==> design.v <==
module spi_port (
    input wire clk,                
    input wire rst_n,              
    input wire spi_clk,           
    input wire spi_mosi,          
    output wire spi_miso,         
    input wire spi_cs_n,          
    output reg [15:0] capture_reg
);
    reg [15:0] shift_reg;          
    reg cs_n_prev;                 
    always @(posedge clk or negedge rst_n) begin
        if (!rst_n) begin
            shift_reg <= 16'b0;
            capture_reg <= 16'b0;
            cs_n_prev <= 1'b1;
        end else begin
            cs_n_prev <= spi_cs_n;
            if (!spi_cs_n) begin
                shift_reg <= {shift_reg[14:0], spi_mosi};
            end else if (cs_n_prev == 1'b0 && spi_cs_n == 1'b1) begin
                capture_reg <= shift_reg;
            end
        end
    end
    assign spi_miso = 1'b0;
    wire _unused_spi_clk = spi_clk;
endmodule
module config_memory #(
    parameter NUM_ADDRESSES = 8  
)(
    input wire clk,                    
    input wire rst_n,                  
    input wire [7:0] addr,             
    input wire [7:0] data_in,          
    input wire wr_en,                  
    input wire rd_en,                  
    output reg [7:0] data_out         
);
    reg [7:0] memory [0:NUM_ADDRESSES-1];  
    integer i;
    always @(posedge clk or negedge rst_n) begin
        if (!rst_n) begin
            for (i = 0; i < NUM_ADDRESSES; i = i + 1) begin
                memory[i] <= 8'b0;
            end
        end else if (wr_en && addr < NUM_ADDRESSES) begin
            memory[addr[2:0]] <= data_in;
        end
    end
    always @(posedge clk) begin
        if (rd_en) begin
            data_out <= (addr < NUM_ADDRESSES) ? memory[addr[2:0]] : 8'b0;
        end
    end
endmodule
module demux1to2 (
    input wire clk,                
    input wire rst_n,              
    input wire [7:0]sel,     
    input wire [7:0] d,            
    output wire [7:0] a,
    output wire [7:0] b            
);
    reg [7:0] a_hold;
    reg [7:0] b_hold;
    always @(posedge clk or negedge rst_n) begin
        if (!rst_n) begin
            a_hold <= 8'b0;
            b_hold <= 8'b0;
        end else begin
            case(sel)
                8'd0: a_hold <= d;
                8'd1: b_hold <= d;
                default: ;
            endcase
        end
    end
    assign a = (sel == 8'd0) ? d : a_hold;
    assign b = (sel == 8'd1) ? d : b_hold;
endmodule
module decimator (
    input wire clk,                
    input wire rst,                
    input wire [7:0] decimation_ratio,  
    input wire data,               
    output reg out,               
    output reg dec_clk            
);
    reg [7:0] counter;           
    always @(posedge clk or posedge rst) begin
        if (rst) begin
            counter <= 8'b0;
            out <= 1'b0;
            dec_clk <= 1'b0;
        end else begin
            if (decimation_ratio == 8'b1) begin
                out <= data;
            end else begin
                counter <= counter + 1;
                if (counter >= decimation_ratio-1) begin
                    counter <= 8'b0;
                    out <= data;
                    dec_clk <= ~dec_clk;
                end
            end
        end
    end
endmodule
module buffer #(
    parameter MAX_LENGTH = 256
)(
    input wire clk,             
    input wire rst,             
    input wire en,              
    input wire data_1,          
    input wire data_2,          
    input wire [7:0] length,    
    output reg [7:0] corr,      
    output reg pos,
    output reg neg
);
    reg [MAX_LENGTH-1:0] shift_reg_1;
    reg [MAX_LENGTH-1:0] shift_reg_2;
    reg [7:0] corr_neg;
    reg [7:0] corr_pos;
    integer i;
    always @(posedge clk or posedge rst) begin
        if (rst) begin
            shift_reg_1 <= {MAX_LENGTH{1'b0}};
            shift_reg_2 <= {MAX_LENGTH{1'b0}};
            pos <= 1'b0;
            neg <= 1'b0;
            corr <= 8'b0;
            corr_neg <= 8'b0;
            corr_pos <= 8'b0;
        end else if (en) begin
            shift_reg_1 <= {shift_reg_1[MAX_LENGTH-2:0], data_1};
            shift_reg_2 <= {shift_reg_2[MAX_LENGTH-2:0], data_2};
            corr <= corr + (data_1 ^ data_2) - (shift_reg_1[MAX_LENGTH - 1] ^ shift_reg_2[MAX_LENGTH - 1]) ;
            if (length > 1) begin
                corr_neg <= corr_neg + (shift_reg_1[0] ^ data_2) - (shift_reg_1[MAX_LENGTH - 1] ^ shift_reg_2[MAX_LENGTH - 2]);
                corr_pos <= corr_pos + (data_1 ^ shift_reg_2[0]) - (shift_reg_1[MAX_LENGTH - 2] ^ shift_reg_2[MAX_LENGTH - 1]);
            end
            if (corr_neg < corr_pos) begin
                neg <= 1'b1;
                pos <= 1'b0;
            end else if (corr_pos < corr_neg) begin
                pos <= 1'b1;
                neg <= 1'b0;
            end else begin
                pos <= 1'b0;
                neg <= 1'b0;
            end
        end
    end
endmodule
module top_module(
    input wire clk,
    input wire rst,
    input wire spi_mosi,
    input wire spi_cs_n,
    input wire mic_data_1,
    input wire mic_data_2,
    output wire [7:0] out,
    output wire pos,
    output wire neg
);
wire [7:0] addr;
wire [7:0] value;
wire wr_en = 1;
wire rd_en = 1;
wire [7:0] mem_out;
wire [7:0] decimation_ratio;
wire dec_data_1;
wire dec_data_2;
wire dec_clk;
wire [7:0] filter_length;
wire [7:0] filter_out;
wire [15:0] capture_reg;
wire dummy;
wire dummy2;
wire corr_dec_en;
assign addr = capture_reg[15:8];
assign value = capture_reg[7:0];
    spi_port u_spi_port(
        .clk(clk),
        .rst_n(!rst),
        .spi_clk(clk),
        .spi_mosi(spi_mosi),
        .spi_miso(dummy),
        .spi_cs_n(spi_cs_n),
        .capture_reg(capture_reg)
    );
    config_memory u_memory(
        .clk(clk),            
        .rst_n(!rst),          
        .addr(addr),     
        .data_in(value),  
        .wr_en(wr_en),          
        .rd_en(rd_en),          
        .data_out(mem_out) 
    );
    demux1to2 u_demux1to2(
        .clk(clk),
        .rst_n(!rst),
        .sel(addr),
        .d(mem_out),
        .a(decimation_ratio),  
        .b(filter_length)
    );
    decimator u_decimator_1(
        .clk(clk),              
        .rst(rst),              
        .decimation_ratio(decimation_ratio),
        .data(mic_data_1),             
        .out(dec_data_1),              
        .dec_clk(dec_clk)           
    );
    decimator u_decimator_2(
        .clk(clk),              
        .rst(rst),              
        .decimation_ratio(decimation_ratio),
        .data(mic_data_2),             
        .out(dec_data_2),              
        .dec_clk(dummy2)           
    );
    buffer u_buffer(
        .clk(clk),         
        .rst(rst),         
        .en(corr_dec_en),
        .data_1(dec_data_1),        
        .data_2(dec_data_2),        
        .length(filter_length),
        .corr(out),
        .pos(pos),
        .neg(neg)   
    );
reg dec_clk_q;
always @(posedge clk or posedge rst) begin
    if (rst) dec_clk_q <= 1'b0;
    else dec_clk_q <= dec_clk;
end
assign corr_dec_en = (decimation_ratio == 8'b1) | (dec_clk & ~dec_clk_q);
endmodule
==> constraint.sdc <==
create_clock -name core_clock -period 5.88 [get_ports {clk}]
set_input_delay 1.1760 -clock core_clock [delete_from_list [all_inputs] [get_ports {clk}]]
set_output_delay 1.1760 -clock core_clock [all_outputs]
set_load 0.01 [all_outputs]
==> run.sh <==
#!/bin/bash
# the make line also repeats each setting of config.mk as NAME=value (left out here)
make -C /OpenROAD-flow-scripts/flow DESIGN_CONFIG=/design/flow/config.mk WORK_HOME=/design/flow/orfs CLKGATE_MAP_FILE= finish
==> config.mk <==
export PLATFORM = sky130hd
export DESIGN_NAME = top_module
export DESIGN_NICKNAME = top_module
export VERILOG_FILES = /design/flow/design.v
export SDC_FILE = /design/flow/constraint.sdc
export NUM_CORES = 4
export LEC_CHECK = 0
export CAP_MARGIN = 20
export CELL_PAD_IN_SITES_GLOBAL_PLACEMENT = 1
export CORE_ASPECT_RATIO = 1.87
export CORE_MARGIN = 2
export CORE_UTILIZATION = 63
export CTS_CLUSTER_SIZE = 17
export GPL_ROUTABILITY_DRIVEN = 0
export MIN_ROUTING_LAYER = met2
export PLACE_DENSITY_LB_ADDON = 0.19
export SETUP_SLACK_MARGIN = 0.01
export SLEW_MARGIN = 20
export TNS_END_PERCENT = 85
==> results of run 1 <==
[final cells by class]
cell class,count,area (um^2),share of cell area
sequential,678,16900,0.561
multi-input combinational,2065,9950,0.330
clock buffer,90,1720,0.0570
tap,588,736,0.0244
timing repair buffer,44,493,0.0163
inverter,49,188,0.00621
clock inverter,14,179,0.00592
[stage by stage]
stage                     utilization  TNS (ps)  setup WS [ps]  total power, mW  cell area [um^2]
after global placement          0.649         0           1590             10.1             28300
after global routing            0.692         0           1130             15.1             30200
after floorplan                     -  -2983960          -4460             9.28             27700
after CTS                       0.692         0           1410             14.2             30200
after detailed placement        0.649         0           1440             10.3             28300
final                           0.692         0           1350             14.2             30200
[metal layers]
layer  GRT usage  wire length (um)  up-vias
met1           -                 0     9943
met4      0.0625              3020        2
li1            -                 -     9045
met3       0.381             16600      398
met5      0.0133                34        -
met2       0.434             30200     6272
==> run notes, run 1 <==
Reports from this run.

- The flow ran to the end and the layout has no timing, DRC or antenna violations.
- The detailed-router iteration count before antenna repair reads 8.
- At the floorplan stage, the core utilization is reported as 0.634.
- The largest net degree at the start of global routing is 242.
- The number of antenna violations at the first check in global routing reads 0.
- The worst hold path belongs to the class reg -> reg.
- The switching power of the nets is 5.26 mW.
- The unique cell type count in the Yosys netlist reads 59.
- Per the Yosys statistics, synthesis produced 2935 cells.
- The depth of the most critical reg-to-reg path is 14.
- The hold-critical path endpoint reads dec_clk_q$_DFF_PP0_.
- The die height is a little under 300 um.
- The site row count reads 105.
- The cell type with the highest occurrence count on the critical path reads sky130_fd_sc_hd__o21ai_0.
- Ranked by instance count, the synthesized netlist is headed by sky130_fd_sc_hd__nand2_1, sky130_fd_sc_hd__dfrtp_1, sky130_fd_sc_hd__mux2_2.
- The width of the die is about 160 um.
- The final hold slack reads 377 ps.
- The multiplexer area fraction after synthesis is 0.0507.
- The number of cells on the critical path reads 14.
- The OpenROAD warning count is 37.
- The synthesis stats list as the most numerous cell sky130_fd_sc_hd__nand2_1.
- The count of library flops with an enable pin reads 0.
- The number of flip-flops and latches in the synthesized netlist reads 678.
- The startpoint of the most critical register-to-register path is u_spi_port.capture_reg[12]$_DFFE_PP0P_.
- The share of power burned in the clock network reads 0.273.
- The number of standard cells after synthesis is about 3000.
- The growth of design area from synthesis to finish is 9.14%.
- For this design the static power due to leakage is 16.5 nW.
- Per the synthesis report, the AND-OR/OR-AND share of the synthesized area is 0.0327.
- The clock tree root buffer cell is sky130_fd_sc_hd__clkbuf_16.
- The count of antenna-violating nets left after detailed routing is 0.
- The slowest stage of the critical path belongs to the cell sky130_fd_sc_hd__or4_1.
- OpenSTA lists the critical path startpoint as u_spi_port.capture_reg[12]$_DFFE_PP0P_.
- Looking at the reg2reg group, the worst path ends at u_decimator_2.out$_DFFE_PP0P_.
- The number of slew-limit violations in the final report reads 0.
- The detail-routed via count per cell reads around 7.3.
- The final setup skew reads between 20 and 30 ps.
- Per the synthesis report, the simple-gate share of the synthesized area is 0.240.
- The cell type with the largest total area after synthesis is sky130_fd_sc_hd__dfrtp_1.
- The number of warnings reported in the yosys synthesis log reads 7.
- Power attributed to the clock group is 3.88 mW.
- The total of hold buffers inserted after clock tree synthesis reads 0.
- Setup repair after global routing left no endpoint under its margin.
- The clock slew at the register clock pins of the worst setup and hold paths is about 70 ps.
- The timing report gives the biggest stage delay along the critical path as 700 ps.
- The TritonCTS clock tree reads built.
- The number of clock sinks came to 678.
- According to the floorplan report, the total die area is 45700 um^2.
- The wire length after detailed routing is 49900 um.
- The switching share of power reads 0.371.
- The longest clock path from root to sink contains 3 buffers.
- The total internal power reads 8.94 mW.
- The tally of filler cells in the layout is 3425.
- The report counts max-capacitance violations totalling 0.
- The type of element capturing the critical path reads a flop.
- When the netlist entered floorplanning its net count stood at approximately 3000.
- For reference, the critical path is captured by u_decimator_2.out$_DFFE_PP0P_.
- The number of port buffers reads 15.
- The sequential fraction of design power reads 0.406.
- The flow reports an fmax of between 200 and 250 MHz.
- The mapped netlist covers around 28000 um^2.
- After synthesis, the cell types taking the most area are sky130_fd_sc_hd__dfrtp_1, sky130_fd_sc_hd__nand2_1, sky130_fd_sc_hd__mux2_2.
- The required time of the critical path is 6360 ps.
- The combinational family with the most area after synthesis reads simple AND/OR/NAND/NOR gates.
- Per the GRT congestion report, total overflow comes to 0.
- For reference, the critical path cell chain is or4_1 > nor3_4 > buf_4 > mux2i_1 > nand3_1 > xor2_1 > ha_1 > o21ai_0 > o21bai_1 > a21oi_1 > a2111oi_2 > o21ai_0 > o21ai_1 > mux2_2.
- The DRC violation total left in the routed layout is recorded as 0.
- The post-synthesis average cell area reads roughly 9.4 um^2.
- The depth of the worst hold-timing path reads 0.
- Max fanout on the critical path was recorded as 22.
- Detailed placement finished with a half-perimeter wire length of 29700 um.
- Per the log, the first TritonRoute iteration ended with a DRC count of 3500.
- The worst path in the final design needs a cycle of 4530 ps, including I/O delays and setup.
- The startpoint-to-endpoint class of the critical path reads reg -> reg.
- The number of placed cells counting well taps reads 3423.
- The number of global-route vias before repair is 26900.
- The number of antenna diodes reads 0.
- The cell class contributing the biggest share of worst-path delay is AND-OR/OR-AND gates.
- The clock H-tree reported by CTS has 2 levels.
- The sequential group power reads 5.77 mW.
- The final layout net count reads ~3000.
- The number of failing hold endpoints at the final stage is 0.
- The number of buffers created by CTS reads 57.
- The adder-cell share of the synthesized area is 0.0233.
- The number of setup violations in the final report reads 0.
- The first global-routing pass estimated roughly 86000 um of wire.
- The fraction of power consumed by combinational cells is 0.320.
- The transition time recorded at the tightest slew-check pin is 1120 ps.
- The launch instance of the worst min-delay path is u_decimator_1.dec_clk$_DFFE_PP0P_.
- Combinational cells consume a total of 4.55 mW.
- The highest ir drop seen on vdd reads 0.381 mV.
- The tightest slew margin relative to the limit is 0.249.
- Per the summary, power density relative to cell area is 470 nW/um^2.
- The region available for standard cell placement spans 43600 um^2.
- The number of vias after detailed routing reads 25700.
- Dividing the detail-routed wire length by the instance count gives between 10 and 15 um.
- The proportion of netlist area held by the largest area contributor reads 0.605.
- The number of buffer and inverter stages on the critical path reads 1.
- The overall track demand over capacity in global routing reads 0.322.
- The category of the worst setup path launch point reads a flop.
- The final clock period utilization by the worst path reads 0.770.
- The fraction of registers with async set/reset is 0.988.
- Per the synthesis report, the XOR/XNOR share of the synthesized area is 0.0123.
- The worst setup slack for register-to-register paths is 1350 ps.
- The signal arrival time at the worst endpoint is 5010 ps.
- The I/O pin total reads 16.
- The sequential cell area fraction in the yosys report is 0.612.
- The final cell count without fillers is 3528.
- The number of cells upsized or downsized after cts reads 0.
- Post-synth the commonest register cell is sky130_fd_sc_hd__dfrtp_1.
- The top power group reads sequential cells.
- The clock latency on the worst-skew pair reads 610 ps.
- The post-CTS setup buffer count reads 0.
- The chip area estimate from yosys synthesis is 27700 um^2.
==> run 2, diff against run 1 <==
- CELL_PAD_IN_SITES_DETAIL_PLACEMENT: not set -> 1
- CELL_PAD_IN_SITES_GLOBAL_PLACEMENT: 1 -> 2
- CORE_ASPECT_RATIO: 1.87 -> 1.47
- CORE_UTILIZATION: 63 -> 40
- CTS_CLUSTER_DIAMETER: not set -> 382
- CTS_CLUSTER_SIZE: 17 -> not set
- GPL_ROUTABILITY_DRIVEN: 0 -> not set
- HOLD_SLACK_MARGIN: not set -> 0.22
- PLACE_DENSITY_LB_ADDON: 0.19 -> not set
- SETUP_SLACK_MARGIN: 0.01 -> not set
- TNS_END_PERCENT: 85 -> not set
- clock period: 5.88 -> 8.0 ns (I/O delays scaled with it)
==> run 2 against run 1 <==
Compared with the run above: setup slack better by 1600 ps; clock skew is 14 ps lower; synthesized cell count stayed put; via count is 0.87% lower; sequential power is 26% lower; worst hold slack worse by 5.2 ps; combinational power is 26% lower; global-route usage is 8.0 points lower; critical endpoint unchanged.
==> run notes, run 2 <==
Reports from this run.

- The sequential fraction of design power was 0.395 (-0.011).
- The launch point of the worst min-delay path is recorded as u_decimator_1.dec_clk$_DFFE_PP0P_.
- The timing report shows the most common cell along the critical path to be sky130_fd_sc_hd__ha_1.
- The number of flip-flops and latches in the synthesized netlist came to 678 (unchanged).
- The count of library flops with an enable pin is 0 (unchanged).
- STA classifies the critical path startpoint as a flop.
- The die height was 323 um (+11%).
- The final layout net count is 2956 (+0.24%).
- The number of buffer and inverter stages on the critical path reads 0 (-1).
- The final setup skew is 15.6 ps (-13.8 ps).
- The HPWL after detailed placement reads 32600 um (+9.8%).
- The minimum clock period after layout is 5070 ps (+545 ps).
- Looking at the reg2reg group, the worst path starts from u_spi_port.capture_reg[8]$_DFFE_PP0P_.
- The final global-route overflow total reads 0 (unchanged).
- The largest net degree at the start of global routing reads 229 (-5.4%).
- The residual DRC count reads 0 (unchanged).
- The unique cell type count in the Yosys netlist reads 59 (unchanged).
- The number of global-route vias before repair is 29600 (+10%).
- The count of routing violations after the opening detailed-route iteration reads 2210 (-37%).
- The number of cells upsized or downsized after cts is 0 (unchanged).
- The chip area reads 71300 um^2 (+56%).
- The largest stage delay on the critical path came to 750 ps (+50 ps).
- The max-cap violation count reads 0 (unchanged).
- The area fraction in and, or, nand and nor cells reads 0.240 (unchanged).
- The type of element capturing the critical path reads a flop.
- The synthesis report lists the most area-consuming cells as sky130_fd_sc_hd__dfrtp_1, sky130_fd_sc_hd__nand2_1, sky130_fd_sc_hd__mux2_2.
- The starting density of the core was 0.406 (-0.229).
- The global-route wire length before repair is 97900 um (+14%).
- The number of H-tree levels came to 3 (+1).
- Setup repair after global routing left no endpoint under its margin.
- The sequential group power is 4.28 mW (-26%).
- The proportion of netlist area held by the largest area contributor came to 0.605 (unchanged).
- Sorting the synthesized cells by how often they occur yields sky130_fd_sc_hd__nand2_1, sky130_fd_sc_hd__dfrtp_1, sky130_fd_sc_hd__mux2_2.
- The growth of design area from synthesis to finish is 11.4%.
- The highest clock frequency the design can meet is 197 MHz (-11%).
- The detail-routed via count per cell is 6.63 (-8.9%).
- Per report_power, the top consumer among the power groups is sequential cells.
- The number of failing hold endpoints at the final stage reads 0 (unchanged).
- The TritonCTS clock tree is built.
- The cell area after synthesis is 27700 um^2 (unchanged).
- The signal arrival time at the worst endpoint is 5560 ps (+550 ps).
- The clock latency on the worst-skew pair is 600 ps (about the same).
- For the worst reg-to-reg path, the endpoint reported by OpenROAD is u_decimator_2.out$_DFFE_PP0P_.
- The detailed-route wire length per cell is 14.8 um (+4.3%).
- The number of cells in the yosys synthesis report is 2935 (unchanged).
- The site row count came to 116 (+10%).
- The timing report attributes the biggest portion of critical-path delay to AND-OR/OR-AND gates.
- The leakage power summed over all cells is 16.6 nW (+0.76%).
- The width of the die is 221 um (+40%).
- The switching share of power is 0.373 (+0.00201).
- sky130_fd_sc_hd__dfrtp_1 takes more of the synthesized area than any other cell.
- The final cell count without fillers was 3839 (+8.8%).
- The floorplan net count is 2989 (unchanged).
- The launching element of the worst setup path is u_spi_port.capture_reg[8]$_DFFE_PP0P_.
- The number of buffers created by CTS is 71 (+25%).
- The number of antenna violations at the first check in global routing was 0 (unchanged).
- The xor/xnor cell area share of the yosys netlist is 0.0123 (unchanged).
- The combinational power is 3.35 mW (-26%).
- The final clock period utilization by the worst path is 0.634 (-0.136).
- The number of slew-limit violations in the final report is 0 (unchanged).
- The post-synthesis cell type with the largest instance count is sky130_fd_sc_hd__nand2_1.
- The report lists the cells along the critical path as or3_1 > nor3_4 > mux2i_1 > ha_1 > xor2_1 > ha_1 > o21ai_0 > o21bai_1 > a21oi_1 > a2111oi_2 > o22ai_1 > o21ai_1 > mux2_2.
- The count of antenna-violating nets left after detailed routing came to 0 (unchanged).
- The measured slew at the worst slew-check pin was 1080 ps (-40.4 ps).
- The hold-critical path endpoint is dec_clk_q$_DFF_PP0_.
- The fraction of power consumed by combinational cells reads 0.309 (-0.011).
- For reference, the critical path is captured by u_decimator_2.out$_DFFE_PP0P_.
- The power in the clock group is 3.22 mW (-17%).
- The post-CTS setup buffer count reads 0 (unchanged).
- The I/O pin total is 16 (unchanged).
- The number of setup violations in the final report reads 0 (unchanged).
- The required time of the critical path reads 8490 ps (+2130 ps).
- The highest-delay cell along the critical path reads sky130_fd_sc_hd__dfrtp_1.
- The power density relative to cell area is 352 nW/um^2 (-25%).
- The detailed-router iteration count before antenna repair came to 7 (-1).
- The number of standard cells after synthesis is 2935 (unchanged).
- The number of buffers on the longest clock path is 3 (unchanged).
- The share of synthesized cell area in and-or and or-and compound cells is 0.0327 (unchanged).
- The adder-cell share of the synthesized area was 0.0233 (unchanged).
- The tightest slew margin relative to the limit reads 0.282 (+0.0331).
- The number of placed cells counting well taps is 3714 (+8.5%).
- The peak fanout along the critical path is 32 (+45%).
- The number of warnings reported in the yosys synthesis log is 7 (unchanged).
- The number of vias after detailed routing is 25400 (-0.87%).
- The share of power burned in the clock network was 0.297 (+0.024).
- The overall track demand over capacity in global routing reads 0.242 (-0.0799).
- The clock slew at the register clock pins of the worst setup and hold paths was 60 ps (about the same).
- The total of hold buffers inserted after clock tree synthesis came to 0 (unchanged).
- The total internal power reads 6.81 mW (-24%).
- The switching power of the nets is 4.04 mW (-23%).
- The highest ir drop seen on vdd is 0.354 mV (-7.1%).
- The sequential cell area fraction in the yosys report is 0.612 (unchanged).
- The kind of path behind the tightest hold check is reg -> reg.
- The placed standard-cell area reads 28600 um^2 (+1.0%).
- The fraction of registers with async set/reset reads 0.988 (unchanged).
- The number of port buffers reads 15 (unchanged).
- The main flop type reads sky130_fd_sc_hd__dfrtp_1.
- The multiplexer area fraction after synthesis reads 0.0507 (unchanged).
- The area inside the core boundary came to 68200 um^2 (+56%).
- The area of all placed cells without fillers is 30800 um^2 (+2.0%).
- The OpenROAD warning count came to 47 (+27%).
- The placer's final routability congestion estimate reads 0.746.
- The clock tree root buffer cell is sky130_fd_sc_hd__clkbuf_16.
- The flow ran to the end and the layout has no timing, DRC or antenna violations.
- The worst setup slack for register-to-register paths reads 2930 ps (+1570 ps).
- The chip area estimate from yosys synthesis is 27700 um^2 (unchanged).
- The post-synthesis average cell area is 9.43 um^2 (unchanged).
- For reference, the top logic cell family by area is simple AND/OR/NAND/NOR gates.
- The depth of the most critical reg-to-reg path came to 13 (-1).
- The depth of the worst hold-timing path reads 0 (unchanged).
- The number of clock sinks seen by CTS reads 678 (unchanged).
- The startpoint-to-endpoint class of the critical path reads reg -> reg.
- The wire length after detailed routing reads 56600 um (+13%).
- The number of cells on the critical path is 13 (-1).
## run 2: cell type report
class                           instances  area [um^2]
Sequential cell                       678        16900
Timing Repair Buffer                   37          390
Fill cell                            7680        37400
Tap cell                              885         1110
Clock buffer                          111         2130
Antenna cell                            1         2.50
Inverter                               49          188
Multi-Input combinational cell       2065         9970
Clock inverter                         13         97.6
## run 2: per-layer routing
metal  up-vias  global-route usage  part of all wire
met5         -             0.00269                 0
met1      9977                   -                 0
met4         0              0.0547             0.030
li1       9067                   -                 -
met3       172               0.300              0.36
met2      6220               0.310              0.61
## run 2: per-stage QoR
stage | power (mW) | TNS [ps] | hold slack, ps | setup slack [ps] | utilization
final | 10.9 | 0 | 371 | 2930 | 0.452
after detailed placement | 7.72 | 0 | 373 | 2990 | 0.419
after global placement | 7.58 | 0 | 359 | 3140 | 0.419
after global routing | 11.7 | 0 | 380 | 2390 | 0.452
after CTS | 11.0 | 0 | 383 | 2950 | 0.452
after floorplan | 6.82 | -1847640 | 354 | -2760 | -
==> run 3, diff against run 2 <==
- ABC_AREA: not set -> 1
- CELL_PAD_IN_SITES_DETAIL_PLACEMENT: 1 -> not set
- CELL_PAD_IN_SITES_GLOBAL_PLACEMENT: 2 -> not set
- CORE_ASPECT_RATIO: 1.47 -> not set
- CORE_UTILIZATION: 40 -> 70
- CTS_CLUSTER_DIAMETER: 382 -> 231
- CTS_CLUSTER_SIZE: not set -> 14
- HOLD_SLACK_MARGIN: 0.22 -> not set
- MIN_ROUTING_LAYER: met2 -> not set
- PLACE_DENSITY_LB_ADDON: not set -> 0.19
- SETUP_SLACK_MARGIN: not set -> 1.25
- clock period: 8.0 -> 4.36 ns (I/O delays scaled with it)
==> run 3 against run 2 <==
Compared with the run above: still clean on timing, DRC and antenna; clock power increased by 36%; design area decreased by 3.4%; clock skew rose by 3.1 ps; register-to-register slack got worse by 1500 ps; critical endpoint is now u_decimator_1.counter[4]$_DFFE_PP0N_; largest power group unchanged.
==> run notes, run 3 <==
Reports from this run.

- The flow ran to the end and the layout has no timing, DRC or antenna violations.
- The final global-route overflow total is 0 (unchanged).
- The placed standard-cell area was 28000 um^2 (-2.0%).
- The I/O pin total reads 16 (unchanged).
- The highest ir drop seen on vdd was 0.432 mV (+22%).
- The number of vias after detailed routing was 19700 (-22%).
- The count of library flops with an enable pin was 0 (unchanged).
- The largest stage delay on the critical path reads 440 ps (-310 ps).
- The startpoint-to-endpoint class of the critical path is reg -> reg.
- The placer's final routability congestion estimate reads 0.859 (+15%).
- The number of setup violations in the final report was 0 (unchanged).
- The tightest slew margin relative to the limit is 0.279 (-0.00309).
- The sequential group power is 7.41 mW (+73%).
- The number of antenna diodes is 0 (-1).
- The post-synthesis cell type with the largest instance count is sky130_fd_sc_hd__nand2_1.
- The area of all placed cells without fillers is 29800 um^2 (-3.4%).
- The leakage power summed over all cells reads 16.6 nW (-0.36%).
- The area used by multi-input combinational logic is 9460 um^2 (-5.1%).
- The fraction of registers with async set/reset is 0.988 (unchanged).
- The number of buffers on the longest clock path is 3 (unchanged).
- The number of H-tree levels reads 2 (-1).
- The combinational power is 5.36 mW (+60%).
- The area inside the core boundary is 38700 um^2 (-43%).
- The measured slew at the worst slew-check pin is 1080 ps (-1.22 ps).
- The clock slew at the register clock pins of the worst setup and hold paths reads 70 ps (about the same).
- The final clock period utilization by the worst path came to 0.675 (+0.0411).
- The detailed-route wire length per cell was 14.4 um (-2.7%).
- The kind of path behind the tightest hold check reads reg -> reg.
- The last element of the critical path reads u_decimator_1.counter[4]$_DFFE_PP0N_.
- The peak fanout along the critical path is 8 (-75%).
- The clock latency on the worst-skew pair is 600 ps (about the same).
- The area fraction in and, or, nand and nor cells reads 0.265 (+0.0252).
- The power in the clock group was 4.38 mW (+36%).
- The switching share of power reads 0.363 (-0.00956).
- The routing usage on met2 is 0.430 (+0.120).
- The detailed-router iteration count before antenna repair is 7 (unchanged).
- The unique cell type count in the Yosys netlist came to 40 (-32%).
- The largest net degree at the start of global routing is 258 (+13%).
- Sorting the synthesized cells by area gives the leading types as sky130_fd_sc_hd__dfrtp_1, sky130_fd_sc_hd__nand2_1, sky130_fd_sc_hd__o21ai_0.
- The top power group reads sequential cells.
- The commonest cells after synthesis are sky130_fd_sc_hd__nand2_1, sky130_fd_sc_hd__dfrtp_1, sky130_fd_sc_hd__o21ai_0.
- The final cell count without fillers is 3639 (-5.2%).
- The final setup skew reads 18.7 ps (+3.09 ps).
- The number of flip-flops and latches in the synthesized netlist is 678 (unchanged).
- The met1 demand-to-capacity share in global routing was 0.362 (+0.362).
- The OpenROAD warning count reads 34 (-28%).
- The share of synthesized cell area in and-or and or-and compound cells reads 0.0426 (+0.00983).
- The count of routing violations after the opening detailed-route iteration reads 1729 (-22%).
- The max-cap violation count is 0 (unchanged).
- The TritonCTS clock tree reads built.
- The proportion of netlist area held by the largest area contributor is 0.609 (+0.00419).
- The site row count was 72 (-38%).
- The number of antenna violations at the first check in global routing reads 0 (unchanged).
- The global-route wire length before repair came to 88700 um (-9.4%).
- The signal arrival time at the worst endpoint was 3430 ps (-2130 ps).
- The number of warnings reported in the yosys synthesis log is 7 (unchanged).
- The chip area reads 40900 um^2 (-43%).
- The cell type with the largest total area after synthesis is sky130_fd_sc_hd__dfrtp_1.
- The floorplan net count is 3186 (+6.6%).
- The xor/xnor cell area share of the yosys netlist came to 0.00892 (-0.00342).
- The final layout net count reads 3162 (+7.0%).
- The highest clock frequency the design can meet is 340 MHz (+72%).
- The number of standard cells after synthesis was 3132 (+6.7%).
- The adder-cell share of the synthesized area is 0.0227 (-0.000658).
- The wire length after detailed routing is 52300 um (-7.7%).
- The number of buffer and inverter stages on the critical path is 1 (+1).
- In this run the critical register-to-register path is captured at u_decimator_1.counter[4]$_DFFE_PP0N_.
- The main flop type reads sky130_fd_sc_hd__dfrtp_1.
- The number of clock sinks seen by CTS reads 678 (unchanged).
- The launching element of the worst setup path reads u_spi_port.capture_reg[8]$_DFFE_PP0P_.
- The startpoint of the most critical register-to-register path reads u_spi_port.capture_reg[8]$_DFFE_PP0P_.
- The HPWL after detailed placement is 28800 um (-11%).
- The number of global-route vias before repair reads 19300 (-35%).
- The met3 track demand over resource is 0.0343 (-0.265).
- The fraction of power consumed by combinational cells is 0.312 (+0.003).
- The die height reads 202 um (-37%).
- The residual DRC count reads 0 (unchanged).
- The power density relative to cell area is 576 nW/um^2 (+64%).
- The busiest layer in global routing reads met2.
- The total internal power is 10.9 mW (+61%).
- The switching power of the nets is 6.23 mW (+54%).
- Compared with the post-synthesis result, the final layout area differs by 8.36%.
- The count of antenna-violating nets left after detailed routing is 0 (unchanged).
- Setup repair after global routing left no endpoint under its margin.
- On the critical path the largest part of the delay comes from simple AND/OR/NAND/NOR gates.
- STA classifies the critical path endpoint as a flop.
- The depth of the worst hold-timing path is 0 (unchanged).
- The sequential cell area fraction in the yosys report was 0.616 (+0.00423).
- The depth of the most critical reg-to-reg path came to 20 (+7).
- The share of power burned in the clock network was 0.255 (-0.042).
- The minimum clock period after layout reads 2940 ps (-2130 ps).
- The launch instance of the worst min-delay path is u_decimator_1.dec_clk$_DFFE_PP0P_.
- The detail-routed via count per cell reads 5.42 (-18%).
- The tally of filler cells in the layout reads 2557 (-67%).
- The number of cells on the critical path was 20 (+7).
- The signal on the critical path passes through nor2_4 > nand2_4 > nor2_8 > nand2_1 > nand2_2 > ha_2 > ha_1 > o21ai_0 > nand2_1 > nand3_1 > nand3b_1 > nand2_1 > nand3_1 > nand3_1 > nand2_1 > nand2_1 > nand2_2 > nand3_2 > nand3_1 > inv_1.
- Per the STA report, the cell with the highest stage delay on the worst path is sky130_fd_sc_hd__dfrtp_2.
- The starting density of the core is 0.709 (+0.304).
- The cell area after synthesis is 27500 um^2 (-0.69%).
- The sequential fraction of design power is 0.432 (+0.037).
- The chip area estimate from yosys synthesis was 27500 um^2 (-0.69%).
- The area used by sequential logic in the layout is 16900 um^2 (about the same).
- The width of the die is 202 um (-8.5%).
- The worst slack at placement is 858 ps (-2130 ps).
- The number of port buffers reads 15 (unchanged).
- The post-synthesis average cell area reads 8.77 um^2 (-6.9%).
- The number of failing hold endpoints at the final stage is 0 (unchanged).
- The multiplexer area fraction after synthesis was 0.000820 (-0.0499).
- The number of placed cells counting well taps reads 3553 (-4.3%).
- The number of buffers created by CTS reads 54 (-24%).
- The number of cells in the yosys synthesis report reads 3132 (+6.7%).
- The overall track demand over capacity in global routing reads 0.259 (+0.0172).
- The sum of internal, switching and leakage power was 17.2 mW (+58%).
- The setup slack after layout is 1420 ps (-1510 ps).
- The worst setup slack for register-to-register paths is 1420 ps (-1510 ps).
- The tree is rooted in a sky130_fd_sc_hd__clkbuf_16.
- The hold-critical path endpoint reads dec_clk_q$_DFF_PP0_.
- Among the non-sequential cells, simple AND/OR/NAND/NOR gates take the most area.
- The number of slew-limit violations in the final report came to 0 (unchanged).
- The category of the worst setup path launch point is a flop.
- The cell type with the highest occurrence count on the critical path reads sky130_fd_sc_hd__nand2_1.
- The required time of the critical path reads 4840 ps (-3650 ps).
run 3: final cells by class:
| cell class | count | area share |
|---|---|---|
| Sequential cell | 678 | 0.569 |
| Timing Repair Buffer | 58 | 0.0256 |
| Inverter | 135 | 0.0176 |
| Tap cell | 518 | 0.0218 |
| Clock inverter | 2 | 0.000588 |
| Timing Repair inverter | 1 | 0.000294 |
| Clock buffer | 67 | 0.0477 |
| Multi-Input combinational cell | 2180 | 0.318 |
run 3: per-stage QoR:
step / hold slack [ps] / TNS (ps) / util
after floorplan: 374 / -3798680 / -
final: 403 / 0 / 0.769
after CTS: 404 / 0 / 0.762
after global routing: 428 / 0 / 0.769
after global placement: 385 / 0 / 0.723
after detailed placement: 388 / 0 / 0.723
run 3: metal layers:
metal  part of all wire  vias to the layer above
li1                   -                     9539
met1               0.45                     9678
met2               0.49                      414
met3              0.045                      101
met4              0.023                        0
met5                  0                        -
run 3: timing repair:
item / in CTS / in global routing
gates resized: 6 / 37
buffers inserted: 0 / 11
gates cloned: 2 / 4
hold buffers: 0 / 0
endpoints found under the hold margin: 0 / 0
pin swaps: 0 / 4
setup endpoints to repair: 531 / 557
==> run 4, diff against run 3 <==
- ABC_AREA: 1 -> not set
- CORE_UTILIZATION: 70 -> 72
- CTS_CLUSTER_DIAMETER: 231 -> not set
- CTS_CLUSTER_SIZE: 14 -> not set
- PLACE_DENSITY_LB_ADDON: 0.19 -> not set
- SETUP_SLACK_MARGIN: 1.25 -> -0.23
- clock period: 4.36 -> 2.87 ns (I/O delays scaled with it)
==> run 4 against run 3 <==
Compared with the run above: now fails the layout checks on negative setup slack; flip-flop count unchanged; first-iteration DRC count decreased by 30%; routed wire length increased by 1.8%; via count decreased by 1.4%; register-to-register slack got worse by 2400 ps; design area increased by 6.4%; clock power increased by 110%; die area decreased by 2.1%; combinational power increased by 110%; largest cell class unchanged; highest routed layer unchanged.
==> run notes, run 4 <==
Reports from this run.

- The number of placed cells counting well taps reads 3417 (-3.8%).
- The number of port buffers was 15 (unchanged).
- The clock slew at the register clock pins of the worst setup and hold paths reads 60 ps (about the same).
- The chip area reads 40000 um^2 (-2.1%).
- The number of setup violations in the final report reads 402 (+402).
- The sequential cell area fraction in the yosys report came to 0.612 (-0.00423).
- The chip area estimate from yosys synthesis reads 27700 um^2 (+0.69%).
- The number of H-tree levels reads 3 (+1).
- The die height is 200 um (-1.0%).
- The number of standard cells after synthesis reads 2935 (-6.3%).
- The highest clock frequency the design can meet reads 262 MHz (-23%).
- Setup repair after global routing could not meet its margin everywhere.
- The total internal power was 20.7 mW (+89%).
- The max-cap violation count reads 0 (unchanged).
- The xor/xnor cell area share of the yosys netlist is 0.0123 (+0.00342).
- The detail-routed via count per cell is 5.49 (+1.3%).
- The multiplexer area fraction after synthesis came to 0.0507 (+0.0499).
- The largest stage delay on the critical path is 570 ps (+130 ps).
- The flow ran to the end, but the layout failed its checks.
- The placer's final routability congestion estimate came to 0.843 (-1.8%).
- The sequential fraction of design power reads 0.370 (-0.062).
- The combinational power is 11.1 mW (+110%).
- The tally of filler cells in the layout is 2081 (-19%).
- The tightest slew margin relative to the limit came to 0.623 (+0.343).
- The I/O pin total was 16 (unchanged).
- The wire length after detailed routing came to 53200 um (+1.8%).
- The startpoint-to-endpoint class of the critical path is reg -> reg.
- The total negative slack is -34420 ps (-34420 ps).
- The utilization after layout is 0.839 (+0.0703).
- The overall track demand over capacity in global routing is 0.279 (+0.0200).
- The final setup skew is 22.2 ps (+3.47 ps).
- The most critical setup path has its endpoint at u_decimator_1.counter[4]$_DFFE_PP0N_.
- The number of flip-flops and latches in the synthesized netlist was 678 (unchanged).
- The final layout net count reads 3039 (-3.9%).
- The number of cells in the yosys synthesis report reads 2935 (-6.3%).
- In the post-synthesis netlist, the cell with the most instances is sky130_fd_sc_hd__nand2_1.
- The most critical min-delay path falls under in -> async.
- The width of the die is 200 um (-1.0%).
- The count of routing violations after the opening detailed-route iteration is 1213 (-30%).
- The number of global-route vias before repair is 19600 (+1.7%).
- The TritonCTS clock tree is built.
- The worst slack at placement came to -1140 ps (-2000 ps).
- The main flop type reads sky130_fd_sc_hd__dfrtp_1.
- The highest ir drop seen on vdd reads 0.819 mV (+90%).
- The site row count reads 71 (-1.4%).
- The number of buffers on the longest clock path is 3 (unchanged).
- The peak fanout along the critical path is 6 (-2).
- The area inside the core boundary is 37800 um^2 (-2.5%).
- The cell area after synthesis is 27700 um^2 (+0.69%).
- The adder-cell share of the synthesized area reads 0.0233 (+0.000658).
- The end of the worst register-to-register path is u_decimator_1.counter[4]$_DFFE_PP0N_.
- The cell sequence reported for the critical path is or4_4 > nor3_4 > buf_6 > mux2i_4 > ha_4 > nand2_2 > xor2_2 > ha_1 > o21a_1 > a21oi_2 > maj3_2 > maj3_2 > a211oi_4 > buf_6 > o22ai_1.
- The top power group is sequential cells.
- The power in the clock group is 9.05 mW (+110%).
- The largest net degree at the start of global routing reads 126 (-51%).
- The post-synthesis average cell area was 9.43 um^2 (+7.5%).
- The number of failing hold endpoints at the final stage reads 0 (unchanged).
- The setup slack after layout is -948 ps (-2360 ps).
- The depth of the most critical reg-to-reg path was 15 (-25%).
- The worst setup slack for register-to-register paths reads -950 ps (-2360 ps).
- The measured slew at the worst slew-check pin came to 561 ps (-514 ps).
- The minimum clock period after layout reads 3820 ps (+874 ps).
- Looking at the reg2reg group, the worst path starts from u_spi_port.capture_reg[12]$_DFFE_PP0P_.
- The OpenROAD warning count came to 33 (-2.9%).
- The leakage power summed over all cells came to 17.3 nW (+4.3%).
- The number of warnings reported in the yosys synthesis log is 7 (unchanged).
- The signal arrival time at the worst endpoint is 4270 ps (+840 ps).
- The switching share of power reads 0.353 (-0.0104).
- The combinational family with the most area after synthesis is simple AND/OR/NAND/NOR gates.
- The detailed-route wire length per cell is 15.0 um (+4.6%).
- The type of element capturing the critical path reads a flop.
- The switching power of the nets reads 11.3 mW (+81%).
- The sequential group power is 11.8 mW (+59%).
- The area fraction in and, or, nand and nor cells reads 0.240 (-0.0252).
- The count of library flops with an enable pin reads 0 (unchanged).
- The number of clock sinks seen by CTS reads 678 (unchanged).
- The number of antenna violations at the first check in global routing is 0 (unchanged).
- The worst setup path is launched from a flop.
- The final cell count without fillers reads 3542 (-2.7%).
- The number of buffers created by CTS is 67 (+24%).
- The final clock period utilization by the worst path reads 1.33 (+0.655).
- The fraction of power consumed by combinational cells came to 0.347 (+0.035).
- The run did not pass the layout checks because of negative setup slack.
- The highest-delay cell along the critical path reads sky130_fd_sc_hd__or4_4.
- The count of antenna-violating nets left after detailed routing reads 0 (unchanged).
- The detailed-router iteration count before antenna repair is 5 (-2).
- The clock tree root buffer cell is sky130_fd_sc_hd__clkbuf_16.
- The share of synthesized cell area in and-or and or-and compound cells came to 0.0327 (-0.00983).
- The starting density of the core is 0.733 (+0.0235).
- The share of power burned in the clock network is 0.284 (+0.029).
- The HPWL after detailed placement reads 32100 um (+11%).
- The residual DRC count is 0 (unchanged).
- The launching element of the worst setup path reads u_spi_port.capture_reg[12]$_DFFE_PP0P_.
- The growth of design area from synthesis to finish reads 14.5%.
- The sum of internal, switching and leakage power is 31.9 mW (+86%).
- The number of vias after detailed routing reads 19500 (-1.4%).
- The required time of the critical path came to 3320 ps (-1520 ps).
- Ranked by total cell area, the synthesized netlist is headed by sky130_fd_sc_hd__dfrtp_1, sky130_fd_sc_hd__nand2_1, sky130_fd_sc_hd__mux2_2.
- The proportion of netlist area held by the largest area contributor was 0.605 (-0.00419).
- The power density relative to cell area reads 1010 nW/um^2 (+75%).
- The cell class contributing the biggest share of worst-path delay is adder cells.
- The number of antenna diodes reads 0 (unchanged).
- The unique cell type count in the Yosys netlist was 59 (+48%).
- The global-route wire length before repair reads 91200 um (+2.8%).
- The cell type with the largest total area after synthesis is sky130_fd_sc_hd__dfrtp_1.
- The number of cells on the critical path reads 15 (-25%).
- The floorplan net count reads 2989 (-6.2%).
- The final global-route overflow total is 0 (unchanged).
- The fraction of registers with async set/reset came to 0.988 (unchanged).
- The number of buffer and inverter stages on the critical path is 2 (+1).
- Sorting the synthesized cells by how often they occur yields sky130_fd_sc_hd__nand2_1, sky130_fd_sc_hd__dfrtp_1, sky130_fd_sc_hd__mux2_2.
- The number of slew-limit violations in the final report reads 0 (unchanged).
- The clock latency on the worst-skew pair reads 590 ps (about the same).
-- run 4: area by class of cell --
cell class / count / area (um^2) / area share
clock buffers: 96 / 2010 / 0.0635
clock inverters: 19 / 282 / 0.00889
inverters: 49 / 188 / 0.00592
multi-input cells: 2065 / 10200 / 0.321
flip-flops and latches: 678 / 16900 / 0.534
well taps: 511 / 639 / 0.0202
repair buffers: 124 / 1450 / 0.0457
-- run 4: metrics by stage --
step | instance area, um^2 | hold WS [ps]
5_1_grt | 31700 | 403
3_5_place_dp | 29100 | 379
6_report | 31700 | 375
2_1_floorplan | 27700 | 354
3_3_place_gp | 29100 | 375
4_1_cts | 31500 | 365
-- run 4: what timing repair did --
item	CTS	global route
setup buffers	3	5
pin swaps	11	5
hold buffers	0	0
endpoints found under the setup margin	35	35
resized	19	19
cloned	0	2
-- run 4: per-layer routing --
| metal | GRT usage | vias to the layer above | part of all wire |
|---|---|---|---|
| met3 | 0.0464 | 109 | 0.034 |
| met2 | 0.474 | 337 | 0.51 |
| met5 | 0 | - | 0 |
| met4 | 0.0881 | 0 | 0.023 |
| li1 | - | 9299 | - |
| met1 | 0.374 | 9714 | 0.43 |
==> run 5, diff against run 4 <==
- CORE_UTILIZATION: 72 -> 17
- SETUP_SLACK_MARGIN: -0.23 -> not set
- clock period: 2.87 -> 9.22 ns (I/O delays scaled with it)
==> run 5 against run 4 <==
Compared with the run above: now clean on timing, DRC and antenna; worst hold slack better by 10 ps; routed wire length is 11% lower; global-route usage is 22 points lower; via count is 6.4% lower; non-clock buffer count is 91 lower; clock power is 68% lower; largest cell class unchanged.
==> run notes, run 5 <==
Reports from this run.

- The launch instance of the worst min-delay path is u_decimator_1.dec_clk$_DFFE_PP0P_.
- The end of the worst register-to-register path is u_decimator_2.out$_DFFE_PP0P_.
- The post-CTS setup buffer count is 0 (-3).
- The number of slew-limit violations in the final report is 0 (unchanged).
- The cell type with the highest occurrence count on the critical path is sky130_fd_sc_hd__ha_1.
- The xor/xnor cell area share of the yosys netlist was 0.0123 (unchanged).
- The type of element capturing the critical path reads a flop.
- The launching element of the worst setup path is u_spi_port.capture_reg[9]$_DFFE_PP0P_.
- The final setup skew is 23.9 ps (+1.74 ps).
- The total of hold buffers inserted after clock tree synthesis is 0 (unchanged).
- The power density relative to cell area reads 286 nW/um^2 (-72%).
- The clock tree root buffer cell reads sky130_fd_sc_hd__clkbuf_16.
- The highest ir drop seen on vdd came to 0.238 mV (-71%).
- The minimum clock period after layout is 5460 ps (+1640 ps).
- The sequential group power is 3.69 mW (-69%).
- The number of H-tree levels came to 3 (unchanged).
- The growth of design area from synthesis to finish reads 17.7%.
- The number of cells on the critical path is 13 (-2).
- The number of global-route vias before repair is 18100 (-7.7%).
- The OpenROAD warning count came to 41 (+24%).
- The critical path goes through or3_1 > nor3_4 > mux2i_1 > ha_1 > xor2_1 > ha_1 > o21ai_0 > o21bai_1 > a21oi_1 > a2111oi_2 > o22ai_1 > o21ai_1 > mux2_2.
- The area inside the core boundary is 162000 um^2 (+330%).
- The fraction of power consumed by combinational cells came to 0.294 (-0.053).
- The final cell count without fillers came to 5132 (+45%).
- The count of antenna-violating nets left after detailed routing was 0 (unchanged).
- The proportion of netlist area held by the largest area contributor reads 0.605 (unchanged).
- The clock slew at the register clock pins of the worst setup and hold paths is 60 ps (about the same).
- The run finished with no timing, DRC or antenna violations.
- The max-cap violation count is 0 (unchanged).
- The kind of path behind the tightest hold check reads reg -> reg.
- The global-route wire length before repair reads 84900 um (-6.8%).
- The number of standard cells after synthesis was 2935 (unchanged).
- The sequential cell area fraction in the yosys report is 0.612 (unchanged).
- The site row count is 148 (+110%).
- The unique cell type count in the Yosys netlist reads 59 (unchanged).
- The count of library flops with an enable pin is 0 (unchanged).
- The detailed-router iteration count before antenna repair came to 4 (-1).
- The chip area estimate from yosys synthesis is 27700 um^2 (unchanged).
- The switching power of the nets came to 3.34 mW (-70%).
- The chip area reads 166000 um^2 (+310%).
- The tightest slew margin relative to the limit was 0.181 (-0.442).
- The main flop type is sky130_fd_sc_hd__dfrtp_1.
- The fraction of registers with async set/reset is 0.988 (unchanged).
- The number of buffers created by CTS is 73 (+9.0%).
- The floorplan net count is 2989 (unchanged).
- The detailed-route wire length per cell is 9.20 um (-39%).
- The startpoint of the most critical register-to-register path reads u_spi_port.capture_reg[9]$_DFFE_PP0P_.
- The total internal power reads 5.96 mW (-71%).
- The power in the clock group is 2.88 mW (-68%).
- The final layout net count came to 2954 (-2.8%).
- The count of routing violations after the opening detailed-route iteration reads 1562 (+29%).
- The number of warnings reported in the yosys synthesis log is 7 (unchanged).
- The category of the worst setup path launch point is a flop.
- The number of failing hold endpoints at the final stage reads 0 (unchanged).
- The number of antenna violations at the first check in global routing is 1 (+1).
- The largest net degree at the start of global routing was 241 (+91%).
- The clock latency on the worst-skew pair reads 610 ps (+20 ps).
- The depth of the most critical reg-to-reg path is 13 (-2).
- For reference, the most critical setup path is categorized as reg -> reg.
- By area the synthesized netlist is led by sky130_fd_sc_hd__dfrtp_1, sky130_fd_sc_hd__nand2_1, sky130_fd_sc_hd__mux2_2.
- The largest total area in the synthesized netlist belongs to sky130_fd_sc_hd__dfrtp_1.
- The area used by multi-input combinational logic was 9970 um^2 (-2.1%).
- The measured slew at the worst slew-check pin was 1230 ps (+668 ps).
- The TritonCTS clock tree reads built.
- The number of cells in the yosys synthesis report is 2935 (unchanged).
- The area fraction in and, or, nand and nor cells was 0.240 (unchanged).
- The combinational power reads 2.73 mW (-75%).
- The number of flip-flops and latches in the synthesized netlist is 678 (unchanged).
- The number of port buffers is 15 (unchanged).
- The tally of filler cells in the layout is 17800 (+750%).
- The detail-routed via count per cell reads 3.55 (-35%).
- The share of power burned in the clock network is 0.309 (+0.025).
- The final global-route overflow total is 0 (unchanged).
- The placer's final routability congestion estimate came to 0.748 (-11%).
- The width of the die came to 407 um (+100%).
- The post-synthesis average cell area is 9.43 um^2 (unchanged).
- The starting density of the core is 0.171 (-0.562).
- The signal arrival time at the worst endpoint reads 5930 ps (+1660 ps).
- Setup repair after global routing left no endpoint under its margin.
- The hold-critical path endpoint is dec_clk_q$_DFF_PP0_.
- The number of setup violations in the final report was 0 (-100%).
- The highest-delay cell along the critical path reads sky130_fd_sc_hd__nor3_4.
- The largest stage delay on the critical path is 890 ps (+320 ps).
- The die height is 407 um (+100%).
- The multiplexer area fraction after synthesis is 0.0507 (unchanged).
- The number of clock sinks seen by CTS was 678 (unchanged).
- The HPWL after detailed placement was 27200 um (-15%).
- The cell area after synthesis reads 27700 um^2 (unchanged).
- The wire length after detailed routing reads 47200 um (-11%).
- The peak fanout along the critical path came to 28 (+22).
- The cell class contributing the biggest share of worst-path delay reads simple AND/OR/NAND/NOR gates.
- The number of vias after detailed routing is 18200 (-6.4%).
- The I/O pin total is 16 (unchanged).
- In the synthesized netlist, the dominant kind of combinational cell is simple AND/OR/NAND/NOR gates.
- The number of antenna diodes came to 0 (unchanged).
- The switching share of power is 0.359 (+0.00628).
- The highest clock frequency the design can meet reads 183 MHz (-30%).
- The residual DRC count is 0 (unchanged).
- The number of placed cells counting well taps is 5000 (+46%).
- The area used by sequential logic in the layout came to 16900 um^2 (unchanged).
- The leakage power summed over all cells is 16.7 nW (-3.5%).
- The depth of the worst hold-timing path reads 0.
- The overall track demand over capacity in global routing came to 0.0576 (-0.222).
- Ranked by instance count, the synthesized netlist is headed by sky130_fd_sc_hd__nand2_1, sky130_fd_sc_hd__dfrtp_1, sky130_fd_sc_hd__mux2_2.
- The required time of the critical path is 9700 ps (+6380 ps).
- The critical path ends at u_decimator_2.out$_DFFE_PP0P_.
- The placed standard-cell area is 30200 um^2 (+3.7%).
- The sequential fraction of design power was 0.397 (+0.027).
- The area of all placed cells without fillers was 32600 um^2 (+2.8%).
- The most common cell in the synthesized netlist is sky130_fd_sc_hd__nand2_1.
- The top power group is sequential cells.
- The final clock period utilization by the worst path is 0.592 (-0.738).
- The share of synthesized cell area in and-or and or-and compound cells is 0.0327 (unchanged).
- The adder-cell share of the synthesized area is 0.0233 (unchanged).
- The number of buffers on the longest clock path reads 3 (unchanged).
- The number of cells upsized or downsized after cts came to 0 (-19).
- The worst setup slack for register-to-register paths reads 3760 ps (+4710 ps).
- The number of buffer and inverter stages on the critical path reads 0 (-2).
==> run 5: area by class of cell <==
class	instances	share of cell area
multi-input cells	2065	0.306
flip-flops and latches	678	0.520
inverters	49	0.00576
clock buffers	103	0.0639
clock inverters	29	0.00999
well taps	2175	0.0835
repair buffers	33	0.0111
==> run 5: per-layer routing <==
layer  vias up  GRT usage  wire length, um
met4         0     0.0203             1030
li1       9139          -                -
met5         -          0                0
met1      8843     0.0759            23200
met2       174     0.0935            21300
met3        67     0.0113             1710
==> run 5: through the flow <==
stage	hold slack (ps)	setup WS (ps)	power (mW)	setup TNS, ps	util
final	385	3760	9.30	0	0.201
after global routing	388	3270	9.98	0	0.201
after CTS	383	3790	9.46	0	0.201
after detailed placement	367	3810	6.51	0	0.186
after global placement	379	3940	6.45	0	0.186
after floorplan	354	-1790	5.92	-1194520	-
==> run 6, diff against run 5 <==
- CORE_UTILIZATION: 17 -> 66
- CTS_CLUSTER_DIAMETER: not set -> 362
- CTS_CLUSTER_SIZE: not set -> 23
- SETUP_SLACK_MARGIN: not set -> 1.47
- clock period: 9.22 -> 5.53 ns (I/O delays scaled with it)
==> run 6 against run 5 <==
Compared with the run above: count of clock-buffer cells in the layout is 60 lower; highest routed layer unchanged; largest cell class unchanged; final cell count is 33% lower; setup slack worse by 2100 ps; first-iteration DRC count is 4.7% higher; worst hold slack better by 9.5 ps; critical endpoint is now u_decimator_1.dec_clk$_DFFE_PP0P_; synthesized cell count stayed put.
==> run notes, run 6 <==
Reports from this run.

- The chip area reads 43600 um^2 (-74%).
- The sequential group power reads 6.08 mW (+65%).
- The multiplexer area fraction after synthesis is 0.0507 (unchanged).
- The number of clock sinks seen by CTS reads 678 (unchanged).
- The worst setup slack for register-to-register paths reads 1620 ps (-2150 ps).
- The switching power of the nets is 5.08 mW (+52%).
- The adder-cell share of the synthesized area reads 0.0233 (unchanged).
- The area inside the core boundary reads 41700 um^2 (-74%).
- The fraction of power consumed by combinational cells was 0.351 (+0.057).
- The number of antenna diodes reads 0 (unchanged).
- The number of global-route vias before repair is 18100 (+0.077%).
- The switching share of power reads 0.375 (+0.0164).
- The number of cells on the critical path reads 16 (+3).
- The placed standard-cell area is 28200 um^2 (-6.5%).
- The width of the die reads 209 um (-49%).
- The HPWL after detailed placement reads 27400 um (+0.84%).
- The power in the clock group was 2.70 mW (-6%).
- The placer's final routability congestion estimate is 0.782 (+4.5%).
- The launch instance of the worst min-delay path reads u_decimator_1.dec_clk$_DFFE_PP0P_.
- The final setup skew was 22.5 ps (-1.46 ps).
- The post-synthesis cell type with the largest instance count is sky130_fd_sc_hd__nand2_1.
- The number of standard cells after synthesis came to 2935 (unchanged).
- The number of warnings reported in the yosys synthesis log is 7 (unchanged).
- The highest-delay cell along the critical path reads sky130_fd_sc_hd__or4_4.
- The area of all placed cells without fillers is 29300 um^2 (-10%).
- TritonCTS built the clock tree.
- The highest clock frequency the design can meet is 255 MHz (+39%).
- The number of flip-flops and latches in the synthesized netlist reads 678 (unchanged).
- The launching element of the worst setup path is u_spi_port.capture_reg[12]$_DFFE_PP0P_.
- The total of hold buffers inserted after clock tree synthesis is 0 (unchanged).
- The signal arrival time at the worst endpoint is 4410 ps (-1520 ps).
- The final hold slack was 395 ps (+9.51 ps).
- The last element of the critical path reads u_decimator_1.dec_clk$_DFFE_PP0P_.
- The final layout net count is 2924 (-1.0%).
- The clock latency on the worst-skew pair is 570 ps (-40 ps).
- The sequential fraction of design power reads 0.450 (+0.053).
- The residual DRC count is 0 (unchanged).
- The max-cap violation count is 0 (unchanged).
- The area fraction in and, or, nand and nor cells reads 0.240 (unchanged).
- The detailed-router iteration count before antenna repair reads 5 (+1).
- The highest ir drop seen on vdd reads 0.525 mV (+120%).
- The number of slew-limit violations in the final report reads 0 (unchanged).
- The site row count is 75 (-49%).
- The detailed-route wire length per cell reads 13.2 um (+44%).
- The detail-routed via count per cell reads 5.31 (+50%).
- The type of element capturing the critical path is a flop.
- The number of buffer and inverter stages on the critical path is 3 (+3).
- The category of the worst setup path launch point is a flop.
- The share of synthesized cell area in and-or and or-and compound cells is 0.0327 (unchanged).
- The sum of internal, switching and leakage power came to 13.5 mW (+45%).
- The chip area estimate from yosys synthesis reads 27700 um^2 (unchanged).
- Setup repair after global routing left no endpoint under its margin.
- The hold-critical path endpoint is dec_clk_q$_DFF_PP0_.
- The xor/xnor cell area share of the yosys netlist is 0.0123 (unchanged).
- The number of H-tree levels reads 2 (-1).
- The number of cells in the yosys synthesis report reads 2935 (unchanged).
- The sequential cell area fraction in the yosys report reads 0.612 (unchanged).
- The fraction of registers with async set/reset came to 0.988 (unchanged).
- The startpoint of the most critical register-to-register path is u_spi_port.capture_reg[12]$_DFFE_PP0P_.
- The startpoint-to-endpoint class of the critical path is reg -> reg.
- The number of antenna violations at the first check in global routing came to 0 (-1).
- The cell class contributing the biggest share of worst-path delay is adder cells.
- The cell type with the largest total area after synthesis reads sky130_fd_sc_hd__dfrtp_1.
- The overall track demand over capacity in global routing reads 0.220 (+0.162).
- The number of buffers created by CTS is 35 (-52%).
- The utilization after layout is 0.703 (+0.502).
- The number of failing hold endpoints at the final stage reads 0 (unchanged).
- The run finished with no timing, DRC or antenna violations.
- Checking hold timing, the worst path is listed with class reg -> reg.
- The post-synthesis average cell area reads 9.43 um^2 (unchanged).
- The OpenROAD warning count was 45 (+9.8%).
- The total internal power reads 8.45 mW (+42%).
- Looking at the cell usage after synthesis, the top flip-flop cell is sky130_fd_sc_hd__dfrtp_1.
- The combinational power reads 4.75 mW (+74%).
- In this run the layout overhead on the synthesized area is reported as 5.79%.
- The number of buffers on the longest clock path is 3 (unchanged).
- The unique cell type count in the Yosys netlist is 59 (unchanged).
- The final global-route overflow total reads 0 (unchanged).
- The count of routing violations after the opening detailed-route iteration is 1635 (+4.7%).
- The die height came to 209 um (-49%).
- The main area contributors are sky130_fd_sc_hd__dfrtp_1, sky130_fd_sc_hd__nand2_1, sky130_fd_sc_hd__mux2_2.
- Yosys reports that the most numerous cell types are sky130_fd_sc_hd__nand2_1, sky130_fd_sc_hd__dfrtp_1, sky130_fd_sc_hd__mux2_2.
- The number of setup violations in the final report reads 0 (unchanged).
- The minimum clock period after layout reads 3910 ps (-1540 ps).
- The depth of the worst hold-timing path came to 0 (unchanged).
- The count of library flops with an enable pin came to 0 (unchanged).
- The required time of the critical path is 6030 ps (-3670 ps).
- The proportion of netlist area held by the largest area contributor is 0.605 (unchanged).
- The floorplan net count is 2989 (unchanged).
- The leakage power summed over all cells was 16.0 nW (-3.8%).
- The share of power burned in the clock network is 0.199 (-0.110).
- The cell area after synthesis is 27700 um^2 (unchanged).
- The global-route wire length before repair came to 81500 um (-4.1%).
- The power density relative to cell area reads 462 nW/um^2 (+62%).
- The depth of the most critical reg-to-reg path is 16 (+3).
- The peak fanout along the critical path reads 6 (-79%).
- Per STA, the worst path is made up of or4_4 > nor3_4 > buf_12 > mux2i_4 > ha_4 > buf_4 > nand2_1 > xor2_1 > ha_1 > o21a_1 > a21oi_1 > maj3_2 > maj3_2 > a211oi_4 > buf_4 > xnor2_1.
- The end of the worst register-to-register path is u_decimator_1.dec_clk$_DFFE_PP0P_.
- The number of vias after detailed routing is 18200 (-0.40%).
- The combinational family with the most area after synthesis reads simple AND/OR/NAND/NOR gates.
- The starting density of the core reads 0.664 (+0.494).
- The I/O pin total was 16 (unchanged).
- The largest net degree at the start of global routing is 210 (-13%).
- The tightest slew margin relative to the limit is 0.249 (+0.0687).
- The number of port buffers came to 15 (unchanged).
- In this run the clock root is driven by a sky130_fd_sc_hd__clkbuf_16.
- The wire length after detailed routing was 45200 um (-4.2%).
- The final clock period utilization by the worst path reads 0.708 (+0.116).
- The clock slew at the register clock pins of the worst setup and hold paths is 90 ps (+30 ps).
- Ranked by power, first place goes to sequential cells.
- The largest stage delay on the critical path came to 610 ps (-280 ps).
- The measured slew at the worst slew-check pin was 1120 ps (-112 ps).
- The count of antenna-violating nets left after detailed routing reads 0 (unchanged).
run 6: repair_timing:
action	in CTS	in global routing
setup buffers	3	1
endpoints found under the setup margin	24	25
gates resized	6	7
pin swaps	4	3
run 6: cell type report:
class,count,area (um^2)
Clock buffer,43,948
Clock inverter,1,16.3
Fill cell,3204,12400
Inverter,49,188
Multi-Input combinational cell,2065,10000
Sequential cell,678,16900
Tap cell,539,674
Timing Repair Buffer,41,474
run 6: per-stage QoR:
step | setup WS, ps | setup TNS, ps | instances
after floorplan | -4740 | -3171560 | 2935
after global placement | 1310 | 0 | 3368
after detailed placement | 1170 | 0 | 3368
after CTS | 1470 | 0 | 3415
after global routing | 1450 | 0 | 3416
final | 1620 | 0 | 3416
run 6: routing by layer:
| layer | share of wire | global-route usage |
|---|---|---|
| met1 | 0.48 | 0.304 |
| met2 | 0.48 | 0.378 |
| met3 | 0.025 | 0.0254 |
| met4 | 0.017 | 0.0530 |
| met5 | 0 | 0 |
No activity file was given, so power comes from the tool's default toggle rates.
